==> flow/design.v (excerpt) <==
module hopselection(
clk_6M, rstz, p_033us,
regi_isMaster,
ps_pagerespTO,
fk_page,
scancase,
m_half_tslot_p,
connsnewslave, connsnewmaster,
txbit_period, rxbit_period,
fkset_p,   
psackfhs, pagetxfhs, pagetmp, pagerxackfhs ,
corre_threshold,
psrxfhs_succ_p,
psrxfhs,
pstxid,
m_tslot_p, ms_tslot_p,
ps_N_incr_p,
pageAB_2Npage_count, 
Atrain,
regi_interlace_offset, regi_page_k_nudge,
regi_AFH_mode,
regi_AFH_N, regi_AFH_channel_map,
ps, gips, is, giis, page, inquiry, mpr, spr, ir, conns,
prs_clock_frozen, prm_clock_frozen,
CLK, CLKE, CLKN, BD_ADDR,
counter_isFHS,
fk,
fk_chg_p, fk_chg_p_ff,
fk_pstxid
);
==> flow/config.mk <==
export PLATFORM = sky130hd
export DESIGN_NAME = hopselection
export DESIGN_NICKNAME = hopselection
export VERILOG_FILES = /design/flow/design.v
export SDC_FILE = /design/flow/constraint.sdc
export NUM_CORES = 4
export LEC_CHECK = 0
export ABC_AREA = 1
export CAP_MARGIN = 20
export CORE_MARGIN = 2
export CORE_UTILIZATION = 70
export CTS_CLUSTER_DIAMETER = 232
export CTS_CLUSTER_SIZE = 37
export HOLD_SLACK_MARGIN = 0.3
export MAX_ROUTING_LAYER = met4
export SETUP_SLACK_MARGIN = -1.01
export SLEW_MARGIN = 20
==> flow/constraint.sdc <==
create_clock -name core_clock -period 13.3 [get_ports {clk_6M}]
set_input_delay 2.6600 -clock core_clock [delete_from_list [all_inputs] [get_ports {clk_6M}]]
set_output_delay 2.6600 -clock core_clock [all_outputs]
set_load 0.01 [all_outputs]
run.sh (not shown) runs the stock make flow with config.mk's settings and CLKGATE_MAP_FILE=.
The baseline aborted during 5_1_grt.
Change:
CORE_UTILIZATION = 68   (was 70)
SETUP_SLACK_MARGIN = 0.04   (was -1.01)
clock period = 15.1 ns   (was 13.3 ns; I/O delays follow)
=> The new run ran to the end with violations: setup timing. Synthesized area is unchanged. Synthesized cell count does not change. Die size went up by 2.9%.
Change:
ABC_AREA = not set   (was 1)
CORE_UTILIZATION = 58   (was 68)
CTS_CLUSTER_DIAMETER = not set   (was 232)
CTS_CLUSTER_SIZE = not set   (was 37)
HOLD_SLACK_MARGIN = not set   (was 0.3)
MAX_ROUTING_LAYER = not set   (was met4)
SETUP_SLACK_MARGIN = not set   (was 0.04)
clock period = 12.8 ns   (was 15.1 ns; I/O delays follow)
What happened: The new run ran to the end with violations: setup timing; synthesized cell count shrinks by about a fifth; routed wire length shrinks by about a fifth; worst hold slack hardly moves; sequential power grows by about a fifth; clock skew shrinks by 4.7 ps.

---

Setup of harbor:
hopselection again, from the RTL that the note above started with.
==> flow/design.v (excerpt) <==
module hopselection(
clk_6M, rstz, p_033us,
regi_isMaster,
ps_pagerespTO,
fk_page,
scancase,
m_half_tslot_p,
connsnewslave, connsnewmaster,
txbit_period, rxbit_period,
fkset_p,   
psackfhs, pagetxfhs, pagetmp, pagerxackfhs ,
corre_threshold,
psrxfhs_succ_p,
psrxfhs,
pstxid,
m_tslot_p, ms_tslot_p,
ps_N_incr_p,
pageAB_2Npage_count, 
Atrain,
regi_interlace_offset, regi_page_k_nudge,
regi_AFH_mode,
regi_AFH_N, regi_AFH_channel_map,
ps, gips, is, giis, page, inquiry, mpr, spr, ir, conns,
prs_clock_frozen, prm_clock_frozen,
CLK, CLKE, CLKN, BD_ADDR,
counter_isFHS,
fk,
fk_chg_p, fk_chg_p_ff,
fk_pstxid
);
input clk_6M, rstz, p_033us;
input regi_isMaster;
input ps_pagerespTO;
input fk_page;
input scancase;
input m_half_tslot_p;
input connsnewslave, connsnewmaster;
input txbit_period, rxbit_period;
input fkset_p;   
input psackfhs, pagetxfhs, pagetmp, pagerxackfhs ;
input corre_threshold;
wire [5:0] counter_clkN1;
wire [5:0] counter_clkE1;
input psrxfhs_succ_p;
input psrxfhs;
input pstxid;
input m_tslot_p, ms_tslot_p;
input ps_N_incr_p;
input [3:0] pageAB_2Npage_count;
input Atrain;
input [4:0] regi_interlace_offset, regi_page_k_nudge;
input regi_AFH_mode;
input [6:0] regi_AFH_N;
input [79:0] regi_AFH_channel_map;
input ps, gips, is, giis, page, inquiry, mpr, spr, ir, conns;
input prs_clock_frozen, prm_clock_frozen;
input [27:0] CLK, CLKE, CLKN, BD_ADDR;
input [4:0] counter_isFHS;
output [6:0] fk;
output fk_chg_p, fk_chg_p_ff;
output fk_pstxid;
wire [4:0] Xprm, Xir, Xprs;
wire [4:0] X;
wire Y1;
wire [5:0] Y2;
wire [4:0] A;
wire [3:0] B;
wire [4:0] C;
wire [8:0] D;
wire [6:0] E, F, Fprime;
wire fk_connsnewslave, fk_connsnewmaster;
wire fk_conns = conns | fk_connsnewslave | fk_connsnewmaster;
  ...
make LEC_CHECK=0 CAP_MARGIN=20 CORE_MARGIN=2 CORE_UTILIZATION=72 CTS_CLUSTER_DIAMETER=238 MAX_ROUTING_LAYER=met4 PLACE_DENSITY=0.66 SLEW_MARGIN=20 TNS_END_PERCENT=5 finish   # period 16.2 ns
harbor did not finish; a tool error ended it in global routing (5_1_grt).
> inputs changed (harbor -> indigo)
# harbor
export LEC_CHECK = 0
export CAP_MARGIN = 20
export CORE_MARGIN = 2
export CORE_UTILIZATION = 72
export CTS_CLUSTER_DIAMETER = 238
export MAX_ROUTING_LAYER = met4
export PLACE_DENSITY = 0.66
export SLEW_MARGIN = 20
export TNS_END_PERCENT = 5
create_clock -name core_clock -period 16.2 [get_ports {clk_6M}]
# indigo
export LEC_CHECK = 0
export CAP_MARGIN = 20
export CORE_MARGIN = 2
export CORE_UTILIZATION = 12
export PLACE_DENSITY = 0.6
export SLEW_MARGIN = 20
create_clock -name core_clock -period 30.4 [get_ports {clk_6M}]
### Flow results
- indigo finished end to end and its layout was clean on timing, DRC and antenna.
- The area fraction in mux cells on indigo is in line with that on harbor.
- Taking harbor as the reference point, the count of placed standard cells including taps of indigo rises by 1444.
- The placement-stage worst setup slack in indigo was higher than what harbor gave.
- Reported for harbor and indigo, synthesized area per cell turned out identical to the last digit.
- indigo against harbor: floorplan die width saw an increase, die size moved up, routability-driven placement congestion ratio went down by about 13%.
- Relative to harbor, floorplan row count increased by about 150% in indigo.
- Comparing indigo with harbor, the yosys-reported design area after synthesis came out essentially unchanged.

---

== lane 1 ==
hopselection again, from the RTL that the note above started with.
export LEC_CHECK = 0
export CAP_MARGIN = 35
export CELL_PAD_IN_SITES_GLOBAL_PLACEMENT = 3
export CORE_ASPECT_RATIO = 0.5
export CORE_MARGIN = 9
export CORE_UTILIZATION = 39
export CTS_CLUSTER_DIAMETER = 270
export CTS_CLUSTER_SIZE = 45
export HOLD_SLACK_MARGIN = 0.26
export PLACE_DENSITY_LB_ADDON = 0.3
export SETUP_SLACK_MARGIN = -1.01
export SLEW_MARGIN = 20
export TNS_END_PERCENT = 15
create_clock -name core_clock -period 25.0 [get_ports {clk_6M}]
Looking at the reports, lane 1 completed the entire flow and the layout it produced met the timing, design-rule and antenna checks.
--- input diff lane 1..lane 2 ---
Settings: swapping 9 for 2 in CORE_MARGIN; clearing CTS_CLUSTER_DIAMETER, which used to be 270; clearing TNS_END_PERCENT, which used to be 15; swapping 45 for 83 in CTS_CLUSTER_SIZE; clearing SETUP_SLACK_MARGIN, which used to be -1.01; clearing CELL_PAD_IN_SITES_GLOBAL_PLACEMENT, which used to be 3; putting PLACE_DENSITY at 0.85 where nothing was set; swapping 35 for 20 in CAP_MARGIN; clearing HOLD_SLACK_MARGIN, which used to be 0.26; clearing CORE_ASPECT_RATIO, which used to be 0.5; swapping 39 for 40 in CORE_UTILIZATION; clearing PLACE_DENSITY_LB_ADDON, which used to be 0.3.
Results
- Re number of antenna cells inserted: lane 2 is 7 up on lane 1.
- STATUS post-place setup slack: lane 2 loses against lane 1
- Diff lane 1..lane 2 | layout net count | negligible
- Compared lane 2 vs lane 1, and count of vias placed by the detailed router is up in lane 2.
- The highest metal layer used by the detailed router comes out met4 in one run and met5 in the other, namely in lane 1 and lane 2 respectively.
Relative to lane 2, the following input files were edited for lane 3:
Settings: SETUP_SLACK_MARGIN now -1.01, previously not set; CTS_CLUSTER_SIZE now 45, was 83; PLACE_DENSITY now 0.57, was 0.85; CTS_CLUSTER_DIAMETER now 270, previously not set; CORE_UTILIZATION now 59, was 40; CORE_ASPECT_RATIO now 0.5, previously not set; TNS_END_PERCENT now 15, previously not set.
## What came out
Lower worst setup slack for register-to-register paths among lane 3 and lane 2: lane 3. When lane 3 is measured against lane 2, its core occupancy in the finished layout turns out 23 points higher. Of lane 3 and lane 2, the run reporting the higher via count normalized by instance count was lane 3. Compared with lane 2, lane 3 shows final instance area that has gone down slightly. | area growth from synthesis to final layout | lower: lane 3 |. Relative to lane 2, weighted congestion at the end of routability-driven global placement has decreased by 0.011 in lane 3. Compared with lane 2, lane 3 improves post-route minimum period. In the metrics for lane 3 and lane 2, the one carrying the higher total power is lane 3. Wire length of the first global-routing pass (lane 2 / lane 3): 1.10. Lane 3 vs. lane 2: wire length went down by 10%.

---

== job 8143 ==
Starting RTL as in the previous note.
export LEC_CHECK = 0
export CAP_MARGIN = 40
export CELL_PAD_IN_SITES_GLOBAL_PLACEMENT = 0
export CORE_ASPECT_RATIO = 0.5
export CORE_MARGIN = 9
export CORE_UTILIZATION = 59
export CTS_CLUSTER_DIAMETER = 270
export CTS_CLUSTER_SIZE = 45
export PLACE_DENSITY_LB_ADDON = 0.3
export SETUP_SLACK_MARGIN = -1.01
export SLEW_MARGIN = 20
export TNS_END_PERCENT = 15
create_clock -name core_clock -period 25.0 [get_ports {clk_6M}]
Input-level comparison between job 4498 and job 8143:
Settings: CELL_PAD_IN_SITES_GLOBAL_PLACEMENT: 0 -> unset; SETUP_SLACK_MARGIN: -1.01 -> unset; PLACE_DENSITY_LB_ADDON: 0.3 -> unset; CORE_UTILIZATION: 59 -> 18; TNS_END_PERCENT: 15 -> 55; CORE_MARGIN: 9 -> 2; CTS_CLUSTER_SIZE: 45 -> unset; PLACE_DENSITY: unset -> 0.6; CORE_ASPECT_RATIO: 0.5 -> unset; CAP_MARGIN: 40 -> 20; CTS_CLUSTER_DIAMETER: 270 -> unset; GPL_ROUTABILITY_DRIVEN: unset -> 0.
==> comparison <==
No run among job 8143 and job 4498 stopped early or left any final violation; all are clean. Post-route total power essentially unchanged between job 4498 and job 8143. Wire length reported by the detailed router: higher on job 4498. Floorplan check, job 4498 vs job 8143: die outline larger in job 4498. Per the comparison of job 4498 with job 8143, met1 usage has decreased, layout overhead on the synthesized area has increased, via count has decreased.
Changes in job 9498 relative to job 4498:
Settings: a deleted PLACE_DENSITY that had been 0.6; a change of CORE_UTILIZATION from 18 to 45; a change of TNS_END_PERCENT from 55 to 20; a change of CORE_MARGIN from 2 to 7; an added PLACE_DENSITY_LB_ADDON of 0.3; an added CTS_CLUSTER_SIZE of 100; a deleted GPL_ROUTABILITY_DRIVEN that had been 0; an added CORE_ASPECT_RATIO of 0.5; an added CTS_CLUSTER_DIAMETER of 328.
Notes after the runs:
Comparing job 9498 and job 4498, the lower share of total power in combinational logic is on job 9498.
Measured against each other, job 9498 and job 4498 differ in proportion of final cell area spent on non-clock buffers, the lower figure coming from job 4498.
Job 4498 reports its critical-path cell with the highest stage delay as sky130_fd_sc_hd__mux2i_1 while job 9498 reports sky130_fd_sc_hd__fa_1.
Summary of job 9498 over job 4498: share of total power in sequential cells rose by 0.3 points; count of antenna-violating nets left after detailed routing roughly the same; maximum achievable frequency shows an increase of about 2%.
[compare] base=job 4498 new=job 9498: total number of cells along the worst setup path went down by 6; power per standard cell area higher; largest clock skew in the final design comparable; clock power moved down.
Inputs modified between job 9498 and job 6134:
Settings: TNS_END_PERCENT: 20 -> unset; SETUP_SLACK_MARGIN: unset -> -1.16; CORE_UTILIZATION: 45 -> 68; PLACE_DENSITY_LB_ADDON: 0.3 -> unset; CORE_ASPECT_RATIO: 0.5 -> unset.
==> results <==
Going from job 9498 to job 6134, relative contribution of combinational cells to total power shows no meaningful change, highest clock rate shows an increase of 0.53%. Between job 9498 and job 6134, utilization after layout is higher for job 6134, job 9498 comes in under that. Job 9498 -> job 6134: sequential cell count delta 0, exact match. Comparing the two runs side by side, job 6134 comes out ahead of job 9498 on hold slack. Relative to job 9498, the overall routing resource usage of job 6134 is higher by 11 points. Setup WNS job 9498 -> job 6134: better. As far as clock tree cell share of total cell area is concerned, job 9498 and job 6134 perform about the same.
Input changes introduced in job 5487 (baseline for comparison: job 6134):
Settings: removing SETUP_SLACK_MARGIN (formerly -1.16); setting PLACE_DENSITY to 0.35 for the first time; changing CORE_UTILIZATION from 68 to 45.
## What came out
- Job 5487 reached the end of the flow, and the finished layout is clean on the timing, design-rule and antenna checks.
- Cmp job 5487 vs job 6134: global-route wire length before repair higher in job 5487
- Between job 6134 and job 5487, non-filler instance count after layout increased.
- The run showing the greater count of placed standard cells including taps is job 5487.
## Diff of input files: job 5970 against job 5487
Settings: an added SETUP_SLACK_MARGIN of -1.11; an added PLACE_DENSITY_LB_ADDON of 0.3; a deleted PLACE_DENSITY that had been 0.35; a change of CORE_MARGIN from 7 to 2.
Looking at the reports, job 5487 completed the entire flow and the layout it produced met the timing, design-rule and antenna checks.
Every stage of the flow completed for job 5970, and the final layout passed the timing, design-rule and antenna checks.
Between job 5970 and job 5487, it is job 5970 whose slew at the pin closest to its max-slew limit is higher, by 0.014 ns.
Job 5970 reports a higher fraction of power consumed by the clock network than job 5487 does.
Design area of job 5487 is on par with job 5970.
Setup WNS job 5487 -> job 5970: better
In job 5970, the share of the clock period used by the worst path came out 0.59 points below the value in job 5487.
What job 5487 reported for overall routed net length has to be multiplied by 0.935 to get the figure for job 5970.
The sequential share of layout area on job 5970 is in line with that on job 5487.
Taking job 5487 as the reference point, the data-path buffer share of cell area in the final layout of job 5970 falls by 0.18 points.
The highest net fanout along the worst path in job 5970 sits 18 below the value recorded for job 5487.
Power and IR drop assume default switching activity.
